PW:
## jericalla_evolucion
module jericalla_evolucion(
    input  wire        clk,
    input  wire        reset,
    input  wire [6:0]  cantidad_instrucciones,
    output wire [6:0]  imem_addr,
    input  wire [18:0] imem_data,
    output reg  [31:0] data_out,
    output reg         zf,
    output reg         valid,
    output wire        done
);
Size in the first run: ~2200 flip-flops, about 70 I/O pins.
Settings: LEC_CHECK=0, CAP_MARGIN=20, CORE_MARGIN=2, CORE_UTILIZATION=40, CTS_CLUSTER_DIAMETER=58, MAX_ROUTING_LAYER=met4, SLEW_MARGIN=20; clock period 10.0 ns.
run.sh (not shown) runs the stock make flow with config.mk's settings and CLKGATE_MAP_FILE=.
No stage failed in PW, and the final checks on the layout all came back clean.
The inputs of AL differ from those of PW as listed below.
Settings: CTS_CLUSTER_DIAMETER removed (was 58); CTS_CLUSTER_SIZE newly set to 13; MAX_ROUTING_LAYER removed (was met4); CORE_UTILIZATION changed from 40 to 72; the clock period (ns, I/O delays scaled along) changed from 10.0 to 3.11.
==> comparison <==
Completing all stages was not enough for AL: its layout failed the final checks because of setup timing. Looking at origin of the worst setup path, the b1_dr2[7] result is from AL; the reset one comes from PW. AL vs PW: post-layout instance area up in AL. Highest metal layer with signal wires: met4 -> PW, met5 -> AL. AL: wire length of the first global-routing pass is about 6% higher than what PW reported. Against PW as the reference, AL delivers a higher combinational power. Compare AL and PW | sequential-cell power consumption higher: AL. Looking only at final period utilization, and setting everything else aside, the lower value of AL and PW goes to PW.


Setup of run A:
The RTL this note starts from:
==> flow/design.v <==
module contador_de_programa(
    input  wire       clk,
    input  wire       reset,
    input  wire [6:0] cantidad_instrucciones,
    output reg  [1:0] fase,
    output reg  [6:0] o_contador,
    output reg        done
);
wire [6:0] siguiente = o_contador + 7'd1;
always @(posedge clk) begin
    if (reset) begin
        fase       <= 2'd0;
        o_contador <= 7'd0;
        done       <= (cantidad_instrucciones == 7'd0);
    end else if (!done) begin
        if (fase == 2'd2) begin
            fase       <= 2'd0;
            o_contador <= siguiente;
            if (siguiente == cantidad_instrucciones)
                done <= 1'b1;
        end else begin
            fase <= fase + 2'd1;
        end
    end
end
endmodule
module unidad_control
(
    input  [3:0] instruction,
    output reg       write_enable_RB,
    output reg       read_ram,
    output reg       write_ram,
    output reg [3:0] alu_opcode,
    output reg       valido
);
always @* begin
    write_enable_RB = 1'b0;
    read_ram        = 1'b0;
    write_ram       = 1'b0;
    alu_opcode      = 4'b0000;
    valido          = 1'b1;
    case (instruction)
        4'b0000: begin write_enable_RB = 1'b1; alu_opcode = 4'b0000; end  
        4'b0001: begin write_enable_RB = 1'b1; alu_opcode = 4'b0001; end  
        4'b0010: begin write_enable_RB = 1'b1; alu_opcode = 4'b0010; end  
        4'b0011: begin write_enable_RB = 1'b1; alu_opcode = 4'b0110; end  
        4'b0100: begin write_enable_RB = 1'b1; alu_opcode = 4'b0111; end  
        4'b0101: begin write_enable_RB = 1'b1; alu_opcode = 4'b1100; end  
        4'b0110: write_ram = 1'b1;                                         
        4'b0111: read_ram  = 1'b1;                                         
        default: valido = 1'b0;                                            
    endcase
end
endmodule
module alu(
    input  [3:0]      op,
    input  [31:0]     din1_alu,
    input  [31:0]     din2_alu,
    output reg [31:0] result_alu
);
always @* begin
    case (op)
        4'b0000: result_alu = din1_alu & din2_alu;
        4'b0001: result_alu = din1_alu | din2_alu;
        4'b0010: result_alu = din1_alu + din2_alu;
        4'b0110: result_alu = din1_alu - din2_alu;
        4'b0111: result_alu = (din1_alu < din2_alu) ? 32'd1 : 32'd0;
        4'b1100: result_alu = ~(din1_alu | din2_alu);
        default: result_alu = 32'd0;
    endcase
end
endmodule
module banco_de_registros(
    input  wire        clk,
    input  wire        reset,
    input  wire [4:0]  read_address_1,
    input  wire [4:0]  read_address_2,
    input  wire [4:0]  write_address,
    input  wire [31:0] data_write,
    input  wire        write_enable,
    output wire [31:0] data_register_1,
    output wire [31:0] data_register_2
);
reg [31:0] mem [0:31];
function [31:0] valor_inicial(input [4:0] r);
    case (r)
        5'd0:  valor_inicial = 32'h000000DE;
        5'd1:  valor_inicial = 32'h0000006F;
        5'd2:  valor_inicial = 32'h00000064;
        5'd3:  valor_inicial = 32'h000000C8;
        5'd7:  valor_inicial = 32'h00000014;
        5'd8:  valor_inicial = 32'h00000015;
        5'd9:  valor_inicial = 32'h00000016;
        5'd10: valor_inicial = 32'h00000052;
        5'd11: valor_inicial = 32'h0000001B;
        5'd12: valor_inicial = 32'h7FFFFFF3;
        5'd16: valor_inicial = 32'h00000017;
        5'd17: valor_inicial = 32'h00000018;
        5'd18: valor_inicial = 32'h00000019;
        default: valor_inicial = 32'h00000000;
    endcase
endfunction
integer i;
always @(posedge clk) begin
    if (reset) begin
        for (i = 0; i < 32; i = i + 1)
            mem[i] <= valor_inicial(i[4:0]);
    end else if (write_enable) begin
        mem[write_address] <= data_write;
    end
end
assign data_register_1 = mem[read_address_1];
assign data_register_2 = mem[read_address_2];
endmodule
module ram(
    input  wire        clk,
    input  wire [31:0] address,
    input  wire [31:0] din,
    input  wire        write_enable,
    output wire [31:0] dout
);
reg [31:0] mem [0:31];
always @(posedge clk) begin
    if (write_enable)
        mem[address[4:0]] <= din;
end
assign dout = mem[address[4:0]];
endmodule
module jericalla_evolucion(
    input  wire        clk,
    input  wire        reset,
    input  wire [6:0]  cantidad_instrucciones,
    output wire [6:0]  imem_addr,
    input  wire [18:0] imem_data,
    output reg  [31:0] data_out,
    output reg         zf,
    output reg         valid,
    output wire        done
);
wire [1:0] fase;
wire [6:0] pc;
contador_de_programa contador_de_programa_inst(
    .clk(clk),
    .reset(reset),
    .cantidad_instrucciones(cantidad_instrucciones),
    .fase(fase),
    .o_contador(pc),
    .done(done)
);
assign imem_addr = pc;
wire       cu_we_rb, cu_read_ram, cu_write_ram, cu_valido;
wire [3:0] cu_alu_opcode;
unidad_control unidad_control_inst(
    .instruction(imem_data[18:15]),
    .write_enable_RB(cu_we_rb),
    .read_ram(cu_read_ram),
    .write_ram(cu_write_ram),
    .alu_opcode(cu_alu_opcode),
    .valido(cu_valido)
);
wire [31:0] rb_dr1, rb_dr2;
reg  [31:0] resultado;
reg        b1_we_rb, b1_read_ram, b1_write_ram, b1_valido;
reg [3:0]  b1_alu_opcode;
reg [4:0]  b1_rd;
reg [31:0] b1_dr1, b1_dr2;
reg        b2_we_rb, b2_valido;
reg [4:0]  b2_rd;
wire activo = !done;
banco_de_registros banco_de_registros_inst(
    .clk(clk),
    .reset(reset),
    .read_address_1(imem_data[9:5]),
    .read_address_2(imem_data[4:0]),
    .write_address(b2_rd),
    .data_write(resultado),
    .write_enable(activo && fase == 2'd2 && b2_we_rb),
    .data_register_1(rb_dr1),
    .data_register_2(rb_dr2)
);
wire [31:0] alu_result;
alu alu_inst(
    .op(b1_alu_opcode),
    .din1_alu(b1_dr1),
    .din2_alu(b1_dr2),
    .result_alu(alu_result)
);
wire [31:0] ram_dout;
ram ram_inst(
    .clk(clk),
    .address(b1_dr1),
    .din(b1_dr2),
    .write_enable(activo && fase == 2'd1 && b1_write_ram),
    .dout(ram_dout)
);
always @(posedge clk) begin
    if (reset) begin
        b1_we_rb  <= 1'b0;
        b1_read_ram <= 1'b0;
        b1_write_ram <= 1'b0;
        b1_valido <= 1'b0;
        b2_we_rb  <= 1'b0;
        b2_valido <= 1'b0;
        valid     <= 1'b0;
        zf        <= 1'b0;
    end else begin
        valid <= 1'b0;
        if (activo) begin
            case (fase)
                2'd0: begin
                    b1_we_rb      <= cu_we_rb;
                    b1_read_ram   <= cu_read_ram;
                    b1_write_ram  <= cu_write_ram;
                    b1_valido     <= cu_valido;
                    b1_alu_opcode <= cu_alu_opcode;
                    b1_rd         <= imem_data[14:10];
                    b1_dr1        <= rb_dr1;
                    b1_dr2        <= rb_dr2;
                end
                2'd1: begin
                    b2_we_rb  <= b1_we_rb;
                    b2_valido <= b1_valido;
                    b2_rd     <= b1_rd;
                    if (b1_read_ram)
                        resultado <= ram_dout;
                    else if (b1_write_ram)
                        resultado <= b1_dr2;
                    else
                        resultado <= alu_result;
                end
                default: begin
                    valid    <= b2_valido;
                    data_out <= resultado;
                    if (b2_we_rb)
                        zf <= (resultado == 32'd0);
                end
            endcase
        end
    end
end
endmodule
Settings: LEC_CHECK=0, CAP_MARGIN=20, CORE_ASPECT_RATIO=0.96, CORE_MARGIN=2, CORE_UTILIZATION=72, CTS_CLUSTER_DIAMETER=259, CTS_CLUSTER_SIZE=13, GPL_ROUTABILITY_DRIVEN=0, GPL_TIMING_DRIVEN=1, MIN_ROUTING_LAYER=met1, PLACE_DENSITY_LB_ADDON=0.11, SETUP_SLACK_MARGIN=-0.31, SLEW_MARGIN=20; clock period 3.12 ns.
Although it ran to completion, run A produced a layout that fails the final checks because of setup timing.
Edits applied to the flow inputs when going from run A to run B:
Settings: putting ABC_AREA at 1 where nothing was set; swapping 0.11 for 0.14 in PLACE_DENSITY_LB_ADDON; swapping -0.31 for 0.54 in SETUP_SLACK_MARGIN; swapping 259 for 381 in CTS_CLUSTER_DIAMETER; swapping 3.12 for 3.11 in the clock period (ns, I/O delays scaled along).
[summary]
Run B reached the end of the flow, and the finished layout is clean on the timing, DRC and antenna checks.
[run B] internal power summed over all cells fell 0.78% relative to run A
Looking at initial standard-cell utilization of the core across run A and run B, the one that comes out higher is run A.
Summary of run B over run A: combinational fraction of design power increased 1.6 points, longest individual stage delay on the worst path now larger, total die size fell by 0.0011 mm^2.


run 1:
// jericalla_evolucion: RTL as listed in full above, without the edits since
export LEC_CHECK = 0
export CAP_MARGIN = 20
export CORE_ASPECT_RATIO = 1.29
export CORE_MARGIN = 10
export CORE_UTILIZATION = 40
export CTS_CLUSTER_DIAMETER = 261
export GPL_ROUTABILITY_DRIVEN = 1
export MAX_ROUTING_LAYER = met4
export MIN_ROUTING_LAYER = met1
export SLEW_MARGIN = 25
create_clock -name core_clock -period 9.55 [get_ports {clk}]
Run 1 went all the way through synthesis, placement and routing and the layout is clean on timing, DRC and antenna.
Modified inputs, run 2 compared to run 1
- CTS_CLUSTER_DIAMETER removed (was 261)
- MAX_ROUTING_LAYER removed (was met4)
- CORE_ASPECT_RATIO removed (was 1.29)
- CORE_MARGIN changed from 10 to 2
- GPL_ROUTABILITY_DRIVEN removed (was 1)
- MIN_ROUTING_LAYER removed (was met1)
- SLEW_MARGIN changed from 25 to 20
- the clock period (ns, I/O delays scaled along) changed from 9.55 to 5.6
Findings:
Run 2: no failed stages, no open violations at the end
Of run 2 and run 1, the higher reported net switching power belongs to run 2.
Met3 routing resource usage after global routing: lower on run 1
Run 2 ends up with a layout overhead on the synthesized area that is 1.2 points higher than in run 1.
Run comparison: run 1 launch point of the critical path reset; run 2 launch point of the critical path b1_dr1[0]
The die area of run 2 falls short of that of run 1 by about 6%.
Run 2 gives less fraction of area in registers than run 1 did.
Least setup slack across all paths after layout on run 2 is down relative to run 1.
Run 2 against run 1: non-clock buffer count rose about 24%; final area higher; area of combinational cells with multiple inputs neither gained nor lost much.
> inputs changed (run 2 -> run 3)
- SETUP_SLACK_MARGIN: unset -> 0.3
- ABC_AREA: unset -> 1
- CORE_UTILIZATION: 40 -> 70
- the clock period (ns, I/O delays scaled along): 5.6 -> 3.11
==> comparison <==
Run 2 went all the way through synthesis, placement and routing and the layout is clean on timing, DRC and antenna. [run 3] flow finished | final checks: failed | reasons: negative setup slack. Worst setup slack after placement is higher on run 2. Sequential element share of the synthesized area | run 3 above run 2. Run 3 — critical path depth 1 lower, run 2 as reference.
Here is what was changed in the inputs of run 4 compared with run 3.
- SETUP_SLACK_MARGIN now 0.54, was 0.3
- GPL_ROUTABILITY_DRIVEN now 0, previously not set
- CORE_ASPECT_RATIO now 0.96, previously not set
- CTS_CLUSTER_SIZE now 13, previously not set
- MIN_ROUTING_LAYER now met1, previously not set
- GPL_TIMING_DRIVEN now 1, previously not set
- CORE_UTILIZATION now 72, was 70
- CTS_CLUSTER_DIAMETER now 204, previously not set
### Flow results
Register-to-register slack delta for run 4 relative to run 3: 450 ps higher. When the final numbers for run 3 and run 4 were put side by side, the detailed-routing wirelength on met1 turned out to be greater in run 3. Run 4 against run 3: via count of the first global-routing pass dropped about 2%, utilization moved up. Routed length on met3 grows by a little under 10% when moving from run 3 to run 4. Minimum setup slack after placement (run 4 over run 3): decrease, 170 ps. Run 4 reports its standard cell with the maximum stage delay on the critical path as edfxtp_1 while run 3 reports nor4b_2. Run 4 has completed all stages; timing, DRC and antenna checks passed. Relative to run 3, the post-synthesis to final-layout area growth of run 4 is lower by 0.24 points. Re share of the clock period used by the worst path after layout: run 4 is 14 points down on run 3. Of run 3 and run 4, the higher met3 track demand over resource in global routing belongs to run 4.
[inputs] run 5 vs run 4
- a deleted CTS_CLUSTER_SIZE that had been 13
- a deleted MIN_ROUTING_LAYER that had been met1
- a deleted GPL_ROUTABILITY_DRIVEN that had been 0
- a deleted SETUP_SLACK_MARGIN that had been 0.54
- a deleted GPL_TIMING_DRIVEN that had been 1
- a change of CORE_UTILIZATION from 72 to 70
- a deleted ABC_AREA that had been 1
- a deleted CTS_CLUSTER_DIAMETER that had been 204
- a deleted CORE_ASPECT_RATIO that had been 0.96
==> results <==
- Run 5 -> stages 100% | layout checks FAIL | negative setup slack
- Min core region area across run 5 and run 4: run 4
- Going from run 4 to run 5, the combinational group share of total power was found to have gone down by 2.5 points.
- Total stage count of the critical path, run 5 and run 4: higher on run 4
- Re sum of met3 wire segment lengths after detailed routing: run 5 is 44% down on run 4.
- STATUS shortest period the worst path allows: run 5 loses against run 4
- As of run 5, wire length after detailed routing had fallen by more than 10% compared to run 4.
- Taking run 4 as 1.0, run 5 lands at 0.897 on fmax.
- [diff] total power draw, run 5 relative to run 4: regression
- Summary of the comparison: final standard cell count with taps included and fillers excluded is lower in run 5, relative to run 4.
- Number of global-route vias before repair for run 5 is lower than for run 4.
- Clock share of power in run 5 vs run 4: up 5.3 points
For run 6, these inputs were changed with respect to run 5:
- ABC_AREA newly set to 1
- PLACE_DENSITY_LB_ADDON newly set to 0.2
- CORE_UTILIZATION changed from 70 to 72
- CTS_CLUSTER_SIZE newly set to 87
==> comparison <==
Finished, but not clean: run 6, with negative setup slack. Worst setup path endpoint = resultado[23]: run 5; worst setup path endpoint = resultado[29]: run 6. Summary of run 6 over run 5: worst hold slack across all endpoints fell by 51 ps; wire length picked up an extra 28%; routed length on met3 higher. Compared with run 5, run 6 has less setup slack. On combinational power: between run 5 and run 6, it ends up higher for run 6. Going from run 5 to run 6, HPWL after detailed placement has increased, cell count in the Yosys report has increased.


Starts from the design.v that is shown in full above.
Settings: LEC_CHECK=0, CAP_MARGIN=20, CORE_ASPECT_RATIO=0.96, CORE_MARGIN=2, CORE_UTILIZATION=65, CTS_CLUSTER_DIAMETER=26, GPL_ROUTABILITY_DRIVEN=1, GPL_TIMING_DRIVEN=1, HOLD_SLACK_MARGIN=0.17, MIN_ROUTING_LAYER=met1, SETUP_SLACK_MARGIN=3.07, SLEW_MARGIN=20; clock period 11.0 ns.
The baseline passed the timing, DRC and antenna checks.
Change:
- CORE_ASPECT_RATIO: 0.96 -> not set
- CORE_UTILIZATION: 65 -> 70
- CTS_CLUSTER_DIAMETER: 26 -> not set
- GPL_ROUTABILITY_DRIVEN: 1 -> not set
- GPL_TIMING_DRIVEN: 1 -> not set
- HOLD_SLACK_MARGIN: 0.17 -> not set
- MIN_ROUTING_LAYER: met1 -> not set
- SETUP_SLACK_MARGIN: 3.07 -> 0.71
- clock period: 11.0 -> 3.11 ns (I/O delays scaled with it)
Effect:
- The changed run finished but failed the layout checks on setup timing
- routed wire length rose by 9.1%
- die size shrinks by 7.1%
- final area decreases by about 0.8%
- setup slack is worse by 6400 ps
- utilization rose by 5.2 points
- critical path depth rose by 1
- via count increases by 6.2%
- non-clock buffer count increases by 549
- first-iteration DRC count goes up by about 17%
- power grows to 2.7 times its value
Change:
- CORE_UTILIZATION: 70 -> 63
- SETUP_SLACK_MARGIN: 0.71 -> not set
- clock period: 3.11 -> 14.3 ns (I/O delays scaled with it)
Outcome: The new run went through all stages and came out clean. Via count falls by about 11%. Clock-buffer cell count decreases by 7. Total power drops by 79%. Final area goes down by 6.5%. Clock power shrinks by 79%. Setup slack gets better by 8600 ps. Non-clock buffer count went down by 519. Clock skew decreases by 21 ps.
Change:
- CORE_UTILIZATION: 63 -> 72
- CTS_CLUSTER_DIAMETER: not set -> 366
- CTS_CLUSTER_SIZE: not set -> 13
- clock period: 14.3 -> 3.11 ns (I/O delays scaled with it)
This time the run finished but failed the layout checks on setup timing.
Sequential power rose to 4.6 times its value.
Flip-flop count does not change.
Hold slack degrades by 130 ps.
Non-clock buffer count rose by 356.
Clock skew rose by 47 ps.
Via count rose by roughly a tenth.
Critical path depth rose by 5.
Total power rose to 4.4 times its value.
Change:
- CORE_UTILIZATION: 72 -> 57
- CTS_CLUSTER_DIAMETER: 366 -> 46
- CTS_CLUSTER_SIZE: 13 -> not set
- clock period: 3.11 -> 7.86 ns (I/O delays scaled with it)
Result: This time the run ran to the end with no violations. Worst setup slack gains 3400 ps. Total power falls by 56%. Final area falls by 0.61%. Clock-buffer cell count rises by 115. Wire length falls by 8.8%. Synthesized cell count stays the same.
No activity file was given, so power comes from the tool's default toggle rates.
